==> 09-19: inputs <==
==> flow/design.v <==
module gain_block( 
	input signed [11:0] ip_data, 
	input ip_clock, 
	input ip_reset, 
	output [11:0] op_data
); 
	parameter signed [11:0] gain = 12'd1024;
	reg signed [11:0] reg_ip_data; 
	always@(posedge ip_clock or negedge ip_reset) begin 
		if(ip_reset == 1'd0) begin 
			reg_ip_data <= 12'd0;
		end else begin  
			reg_ip_data <= ip_data; 
		end 
	end 
	reg signed [11:0] reg_gain;
	wire signed [23:0] wire_gain; 
	assign wire_gain = reg_ip_data * gain;
	always@(posedge ip_clock or negedge ip_reset) begin 
		if(ip_reset == 1'd0) begin 
			reg_gain <= 12'd0;
		end else begin 
			reg_gain <= wire_gain[23:12]; 
		end 
	end 
	assign op_data = reg_gain; 
endmodule 
module abs_block( 
	input signed [11:0] ip_data,
	input ip_clock,
	input ip_reset,
	output [11:0] op_data
); 
	reg signed [11:0] reg_op_abs; 
	always@(posedge ip_clock or negedge ip_reset) begin 
		if(ip_reset == 1'd0) begin 
			reg_op_abs <= 12'd0;
		end else begin 
			if(ip_data < 12'sd0) begin 
				reg_op_abs <= -ip_data;
			end else begin 
				reg_op_abs <= ip_data; 
			end 
		end 
	end 
	assign op_data = reg_op_abs;
endmodule 
module power_estimation(
	input signed [11:0] ip_data,
	input ip_clock,
	input ip_reset,
	output [11:0] op_data
); 
	reg signed [11:0] reg_delay; 
	always@(posedge ip_clock or negedge ip_reset) begin 
		if(ip_reset == 1'd0) begin 
			reg_delay <= 12'd0;
		end else begin 
			reg_delay <= ip_data; 
		end 
	end 
	reg signed [11:0] reg_delay_2; 
	always@(posedge ip_clock or negedge ip_reset) begin 
		if(ip_reset == 1'd0) begin 
			reg_delay_2 <= 12'd0;
		end else begin 
			reg_delay_2 <= reg_delay; 
		end 
	end 
	reg signed [11:0] reg_delay_3; 
	always@(posedge ip_clock or negedge ip_reset) begin 
		if(ip_reset == 1'd0) begin 
			reg_delay_3 <= 12'd0;
		end else begin 
			reg_delay_3 <= reg_delay_2; 
		end 
	end
	reg signed [11:0] reg_delay_4; 
	always@(posedge ip_clock or negedge ip_reset) begin 
		if(ip_reset == 1'd0) begin 
			reg_delay_4 <= 12'd0;
		end else begin 
			reg_delay_4 <= reg_delay_3; 
		end 
	end
	reg signed [11:0] reg_delay_5; 
	always@(posedge ip_clock or negedge ip_reset) begin 
		if(ip_reset == 1'd0) begin 
			reg_delay_5 <= 12'd0;
		end else begin 
			reg_delay_5 <= reg_delay_4; 
		end 
	end
	reg signed [11:0] reg_delay_6; 
	always@(posedge ip_clock or negedge ip_reset) begin 
		if(ip_reset == 1'd0) begin 
			reg_delay_6 <= 12'd0;
		end else begin 
			reg_delay_6 <= reg_delay_5; 
		end 
	end
	reg signed [11:0] reg_delay_7; 
	always@(posedge ip_clock or negedge ip_reset) begin 
		if(ip_reset == 1'd0) begin 
			reg_delay_7 <= 12'd0;
		end else begin 
			reg_delay_7 <= reg_delay_6; 
		end 
	end
	reg signed [11:0] reg_delay_8; 
	always@(posedge ip_clock or negedge ip_reset) begin 
		if(ip_reset == 1'd0) begin 
			reg_delay_8 <= 12'd0;
		end else begin 
			reg_delay_8 <= reg_delay_7; 
		end 
	end
	reg signed [11:0] reg_delay_9; 
	always@(posedge ip_clock or negedge ip_reset) begin 
		if(ip_reset == 1'd0) begin 
			reg_delay_9 <= 12'd0;
		end else begin 
			reg_delay_9 <= reg_delay_8; 
		end 
	end 
	reg signed [11:0] reg_delay_10; 
	always@(posedge ip_clock or negedge ip_reset) begin 
		if(ip_reset == 1'd0) begin 
			reg_delay_10 <= 12'd0;
		end else begin 
			reg_delay_10 <= reg_delay_9; 
		end 
	end
	reg signed [11:0] reg_delay_11; 
	always@(posedge ip_clock or negedge ip_reset) begin 
		if(ip_reset == 1'd0) begin 
			reg_delay_11 <= 12'd0;
		end else begin 
			reg_delay_11 <= reg_delay_10; 
		end 
	end
	reg signed [11:0] reg_delay_12; 
	always@(posedge ip_clock or negedge ip_reset) begin 
		if(ip_reset == 1'd0) begin 
			reg_delay_12 <= 12'd0;
		end else begin 
			reg_delay_12 <= reg_delay_11; 
		end 
	end
	reg signed [11:0] reg_delay_13; 
	always@(posedge ip_clock or negedge ip_reset) begin 
		if(ip_reset == 1'd0) begin 
			reg_delay_13 <= 12'd0;
		end else begin 
			reg_delay_13 <= reg_delay_12; 
		end 
	end
	reg signed [11:0] reg_delay_14; 
	always@(posedge ip_clock or negedge ip_reset) begin 
		if(ip_reset == 1'd0) begin 
			reg_delay_14 <= 12'd0;
		end else begin 
			reg_delay_14 <= reg_delay_13; 
		end 
	end
	reg signed [11:0] reg_delay_15; 
	always@(posedge ip_clock or negedge ip_reset) begin 
		if(ip_reset == 1'd0) begin 
			reg_delay_15 <= 12'd0;
		end else begin 
			reg_delay_15 <= reg_delay_14; 
		end 
	end
	reg signed [11:0] reg_delay_16; 
	always@(posedge ip_clock or negedge ip_reset) begin 
		if(ip_reset == 1'd0) begin 
			reg_delay_16 <= 12'd0;
		end else begin 
			reg_delay_16 <= reg_delay_15; 
		end 
	end 
	reg signed [11:0] reg_delay_17; 
	always@(posedge ip_clock or negedge ip_reset) begin 
		if(ip_reset == 1'd0) begin 
			reg_delay_17 <= 12'd0;
		end else begin 
			reg_delay_17 <= reg_delay_16; 
		end 
	end 
	reg signed [11:0] reg_delay_18; 
	always@(posedge ip_clock or negedge ip_reset) begin 
		if(ip_reset == 1'd0) begin 
			reg_delay_18 <= 12'd0;
		end else begin 
			reg_delay_18 <= reg_delay_17; 
		end 
	end
	reg signed [11:0] reg_delay_19; 
	always@(posedge ip_clock or negedge ip_reset) begin 
		if(ip_reset == 1'd0) begin 
			reg_delay_19 <= 12'd0;
		end else begin 
			reg_delay_19 <= reg_delay_18; 
		end 
	end 
	reg signed [11:0] reg_delay_20; 
	always@(posedge ip_clock or negedge ip_reset) begin 
		if(ip_reset == 1'd0) begin 
			reg_delay_20 <= 12'd0;
		end else begin 
			reg_delay_20 <= reg_delay_19; 
		end 
	end 
	reg signed [11:0] reg_delay_21; 
	always@(posedge ip_clock or negedge ip_reset) begin 
		if(ip_reset == 1'd0) begin 
			reg_delay_21 <= 12'd0;
		end else begin 
			reg_delay_21 <= reg_delay_20; 
		end 
	end
	reg signed [11:0] reg_delay_22; 
	always@(posedge ip_clock or negedge ip_reset) begin 
		if(ip_reset == 1'd0) begin 
			reg_delay_22 <= 12'd0;
		end else begin 
			reg_delay_22 <= reg_delay_21; 
		end 
	end
	reg signed [11:0] reg_delay_23; 
	always@(posedge ip_clock or negedge ip_reset) begin 
		if(ip_reset == 1'd0) begin 
			reg_delay_23 <= 12'd0;
		end else begin 
			reg_delay_23 <= reg_delay_22; 
		end 
	end
	reg signed [11:0] reg_delay_24; 
	always@(posedge ip_clock or negedge ip_reset) begin 
		if(ip_reset == 1'd0) begin 
			reg_delay_24 <= 12'd0;
		end else begin 
			reg_delay_24 <= reg_delay_23; 
		end 
	end
	reg signed [11:0] reg_delay_25; 
	always@(posedge ip_clock or negedge ip_reset) begin 
		if(ip_reset == 1'd0) begin 
			reg_delay_25 <= 12'd0;
		end else begin 
			reg_delay_25 <= reg_delay_24; 
		end 
	end 
	reg signed [11:0] reg_delay_26; 
	always@(posedge ip_clock or negedge ip_reset) begin 
		if(ip_reset == 1'd0) begin 
			reg_delay_26 <= 12'd0;
		end else begin 
			reg_delay_26 <= reg_delay_25; 
		end 
	end 
	reg signed [11:0] reg_delay_27; 
	always@(posedge ip_clock or negedge ip_reset) begin 
		if(ip_reset == 1'd0) begin 
			reg_delay_27 <= 12'd0;
		end else begin 
			reg_delay_27 <= reg_delay_26; 
		end 
	end
	reg signed [11:0] reg_delay_28; 
	always@(posedge ip_clock or negedge ip_reset) begin 
		if(ip_reset == 1'd0) begin 
			reg_delay_28 <= 12'd0;
		end else begin 
			reg_delay_28 <= reg_delay_27; 
		end 
	end 
	reg signed [11:0] reg_delay_29; 
	always@(posedge ip_clock or negedge ip_reset) begin 
		if(ip_reset == 1'd0) begin 
			reg_delay_29 <= 12'd0;
		end else begin 
			reg_delay_29 <= reg_delay_28; 
		end 
	end 
	reg signed [11:0] reg_delay_30; 
	always@(posedge ip_clock or negedge ip_reset) begin 
		if(ip_reset == 1'd0) begin 
			reg_delay_30 <= 12'd0;
		end else begin 
			reg_delay_30 <= reg_delay_29; 
		end 
	end 
	reg signed [11:0] reg_delay_31; 
	always@(posedge ip_clock or negedge ip_reset) begin 
		if(ip_reset == 1'd0) begin 
			reg_delay_31 <= 12'd0;
		end else begin 
			reg_delay_31 <= reg_delay_30; 
		end 
	end 
	reg signed [11:0] reg_sum; 
	wire signed [15:0] wire_sum; 
	assign wire_sum = (ip_data + reg_delay + reg_delay_2 + reg_delay_3 + reg_delay_4 + reg_delay_5 + reg_delay_6 + reg_delay_7 + reg_delay_8 + reg_delay_9 + reg_delay_10
						 + reg_delay_11 + reg_delay_12 + reg_delay_13 + reg_delay_14 + reg_delay_15 + reg_delay_16 + reg_delay_17 + reg_delay_18 + reg_delay_19 + reg_delay_20 
						 + reg_delay_21 + reg_delay_22 + reg_delay_23 + reg_delay_24 + reg_delay_25 + reg_delay_26 + reg_delay_27 + reg_delay_28 + reg_delay_29 + reg_delay_30 + reg_delay_31);
	always@(posedge ip_clock or negedge ip_reset) begin 
		if(ip_reset == 1'd0) begin 
			reg_sum <= 12'd0;
		end else begin 
			reg_sum <= wire_sum[15:4]; 
		end 
	end 
	assign op_data = reg_sum;
endmodule 
module gain_error( 
	input signed [11:0] ip_data, 
	input ip_clock, 
	input ip_reset, 
	output [11:0] op_data
); 
	parameter signed [11:0] reference = 12'd2048; 
	wire signed [11:0] wire_error;  
	reg signed [11:0] reg_error;
	assign wire_error = reference - ip_data;
	always@(posedge ip_clock or negedge ip_reset) begin 
		if(ip_reset == 1'd0) begin 
			reg_error <= 12'd0;
		end else begin 
			reg_error <= wire_error;
		end 
	end 
	assign op_data = reg_error; 
endmodule 
module accumulator( 
	input signed [11:0] ip_data, 
	input ip_clock, 
	input ip_reset, 
	output [11:0] op_data
);  
	reg signed [15:0] reg_sum; 
	reg [4:0] reg_counter;
	always@(posedge ip_clock or negedge ip_reset) begin 
		if(ip_reset == 1'd0) begin 
			reg_sum <= 16'd0; 
			reg_counter <= 5'd0;
		end else begin 
			if(reg_counter == 5'd31) begin 
				reg_sum <= reg_sum;
			end else begin 
				reg_sum <= reg_sum + ip_data; 
			end 
			reg_counter <= reg_counter + 4'd1;
		end 
	end 
	assign op_data = reg_sum[15:4]; 
endmodule 
module product_block(
	input signed [11:0] ip_data, 
	input signed [11:0] ip_data_2,
	input ip_clock, 
	input ip_reset,
	output [11:0] op_data
); 
	reg signed [11:0] reg_product; 
	wire signed [23:0] wire_product; 
	assign wire_product = ip_data * ip_data_2;
	always@(posedge ip_clock or negedge ip_reset) begin 
		if(ip_reset == 1'd0) begin 
			reg_product <= 12'd0;
		end else begin 
			reg_product <= wire_product[23:12]; 
		end 
	end
	assign op_data = reg_product;
endmodule 
module agc_ref_correction(
	input signed [11:0] ip_data, 
	input ip_clock,
	input ip_reset, 
	output [11:0] op_data
); 
	wire signed [11:0] get_op_gain; 
	gain_block gain_block_inst( 
		.ip_data(ip_data), 
		.ip_clock(ip_clock), 
		.ip_reset(ip_reset), 
		.op_data(get_op_gain)
	); 
	wire signed [11:0] get_op_abs; 
	abs_block abs_block_inst(
		.ip_data(get_op_gain), 
		.ip_clock(ip_clock), 
		.ip_reset(ip_reset), 
		.op_data(get_op_abs)
	); 
	wire signed [11:0] get_op_power_est; 
	power_estimation power_estimation_inst( 
		.ip_data(get_op_abs), 
		.ip_clock(ip_clock), 
		.ip_reset(ip_reset), 
		.op_data(get_op_power_est)
	); 
	wire signed [11:0] get_op_gain_error; 
	gain_error gain_error_inst( 
		.ip_data(get_op_power_est), 
		.ip_clock(ip_clock), 
		.ip_reset(ip_reset), 
		.op_data(get_op_gain_error)
	);
	wire signed [11:0] get_op_acc;  
	accumulator accumulator_inst(
		.ip_data(get_op_gain_error), 
		.ip_clock(ip_clock), 
		.ip_reset(ip_reset), 
		.op_data(get_op_acc)
	);
	wire signed [11:0] get_op_product; 
	product_block product_block_inst( 
		.ip_data(ip_data), 
		.ip_data_2(get_op_acc),
		.ip_clock(ip_clock), 
		.ip_reset(ip_reset), 
		.op_data(get_op_product)
	); 
	assign op_data = get_op_product;
endmodule 
==> flow/run.sh <==
#!/bin/bash
# the make line also repeats each setting of config.mk as NAME=value (left out here)
make -C /OpenROAD-flow-scripts/flow DESIGN_CONFIG=/design/flow/config.mk WORK_HOME=/design/flow/orfs CLKGATE_MAP_FILE= finish
==> flow/config.mk <==
export PLATFORM = sky130hd
export DESIGN_NAME = agc_ref_correction
export DESIGN_NICKNAME = agc_ref_correction
export VERILOG_FILES = /design/flow/design.v
export SDC_FILE = /design/flow/constraint.sdc
export NUM_CORES = 4
export LEC_CHECK = 0
export CAP_MARGIN = 20
export CORE_MARGIN = 2
export CORE_UTILIZATION = 50
export CTS_CLUSTER_SIZE = 43
export SETUP_SLACK_MARGIN = 0.07
export SLEW_MARGIN = 20
==> flow/constraint.sdc <==
create_clock -name core_clock -period 5.28 [get_ports {ip_clock}]
set_input_delay 1.0560 -clock core_clock [delete_from_list [all_inputs] [get_ports {ip_clock}]]
set_output_delay 1.0560 -clock core_clock [all_outputs]
set_load 0.01 [all_outputs]
==> inputs of 09-13, as changes to 09-19 <==
--- a/flow/config.mk
+++ b/flow/config.mk
@@ -8,6 +8,5 @@
 export CAP_MARGIN = 20
 export CORE_MARGIN = 2
-export CORE_UTILIZATION = 50
-export CTS_CLUSTER_SIZE = 43
-export SETUP_SLACK_MARGIN = 0.07
+export CORE_UTILIZATION = 67
+export PLACE_DENSITY = 0.6
 export SLEW_MARGIN = 20
==> flow/constraint.sdc (replaced) <==
create_clock -name core_clock -period 7.19 [get_ports {ip_clock}]
set_input_delay 1.4380 -clock core_clock [delete_from_list [all_inputs] [get_ports {ip_clock}]]
set_output_delay 1.4380 -clock core_clock [all_outputs]
set_load 0.01 [all_outputs]
==> inputs of 06-03, as changes to 09-19 <==
--- a/flow/config.mk
+++ b/flow/config.mk
@@ -6,8 +6,10 @@
 export NUM_CORES = 4
 export LEC_CHECK = 0
+export ABC_AREA = 1
 export CAP_MARGIN = 20
 export CORE_MARGIN = 2
-export CORE_UTILIZATION = 50
-export CTS_CLUSTER_SIZE = 43
-export SETUP_SLACK_MARGIN = 0.07
+export CORE_UTILIZATION = 72
+export GPL_ROUTABILITY_DRIVEN = 0
+export PLACE_DENSITY_LB_ADDON = 0.01
+export SETUP_SLACK_MARGIN = 1.29
 export SLEW_MARGIN = 20
==> flow/constraint.sdc (replaced) <==
create_clock -name core_clock -period 4.44 [get_ports {ip_clock}]
set_input_delay 0.8880 -clock core_clock [delete_from_list [all_inputs] [get_ports {ip_clock}]]
set_output_delay 0.8880 -clock core_clock [all_outputs]
set_load 0.01 [all_outputs]
==> inputs of 07-16, as changes to 09-19 <==
--- a/flow/config.mk
+++ b/flow/config.mk
@@ -8,6 +8,5 @@
 export CAP_MARGIN = 20
 export CORE_MARGIN = 2
-export CORE_UTILIZATION = 50
-export CTS_CLUSTER_SIZE = 43
-export SETUP_SLACK_MARGIN = 0.07
+export CORE_UTILIZATION = 53
+export PLACE_DENSITY = 0.6
 export SLEW_MARGIN = 20
==> flow/constraint.sdc (replaced) <==
create_clock -name core_clock -period 7.98 [get_ports {ip_clock}]
set_input_delay 1.5960 -clock core_clock [delete_from_list [all_inputs] [get_ports {ip_clock}]]
set_output_delay 1.5960 -clock core_clock [all_outputs]
set_load 0.01 [all_outputs]
==> comparison table <==
| metric | 09-19 | 06-03 | 09-13 | 07-16 |
|---|---|---|---|---|
| Sequential fraction of total cell area | 0.346 | 0.326 | 0.368 | 0.371 |
| Number of detailed-routing iterations run before antenna repair | 4 | 6 | 5 | 5 |
| Worst Reg-to-Reg Cells | 30 | 27 | 30 | 30 |
| AND-OR/OR-AND share of the synthesized area | 0.0248 | 0.0200 | 0.0248 | 0.0248 |
| Highest net fanout along the worst path | 3 | 4 | 3 | 3 |
| Total via count in the routed design | 15015 | 18762 | 14538 | 14281 |
| Run status | complete, but fails checks | complete, but fails checks | complete, but fails checks | finished clean |
| Violated checks | setup timing | setup timing | setup timing | - |
| Timing-limited maximum frequency | 0.138 GHz | 0.147 GHz | 0.137 GHz | 0.134 GHz |
| Number of standard cells reported by yosys | 2200 | 2565 | 2200 | 2200 |
| # Taps | 756 | 525 | 539 | 688 |
| Dpl hpwl | 37900 um | 46000 um | 36200 um | 36200 um |
| Clock insertion delay at the later pin of the skew report | 0.62 ns | 0.60 ns | 0.59 ns | 0.59 ns |
| Adders+Majority by Area | 0.403 | 0.389 | 0.403 | 0.403 |
| Met1 Usage GRT | 0.261 | 0.433 | 0.361 | 0.271 |
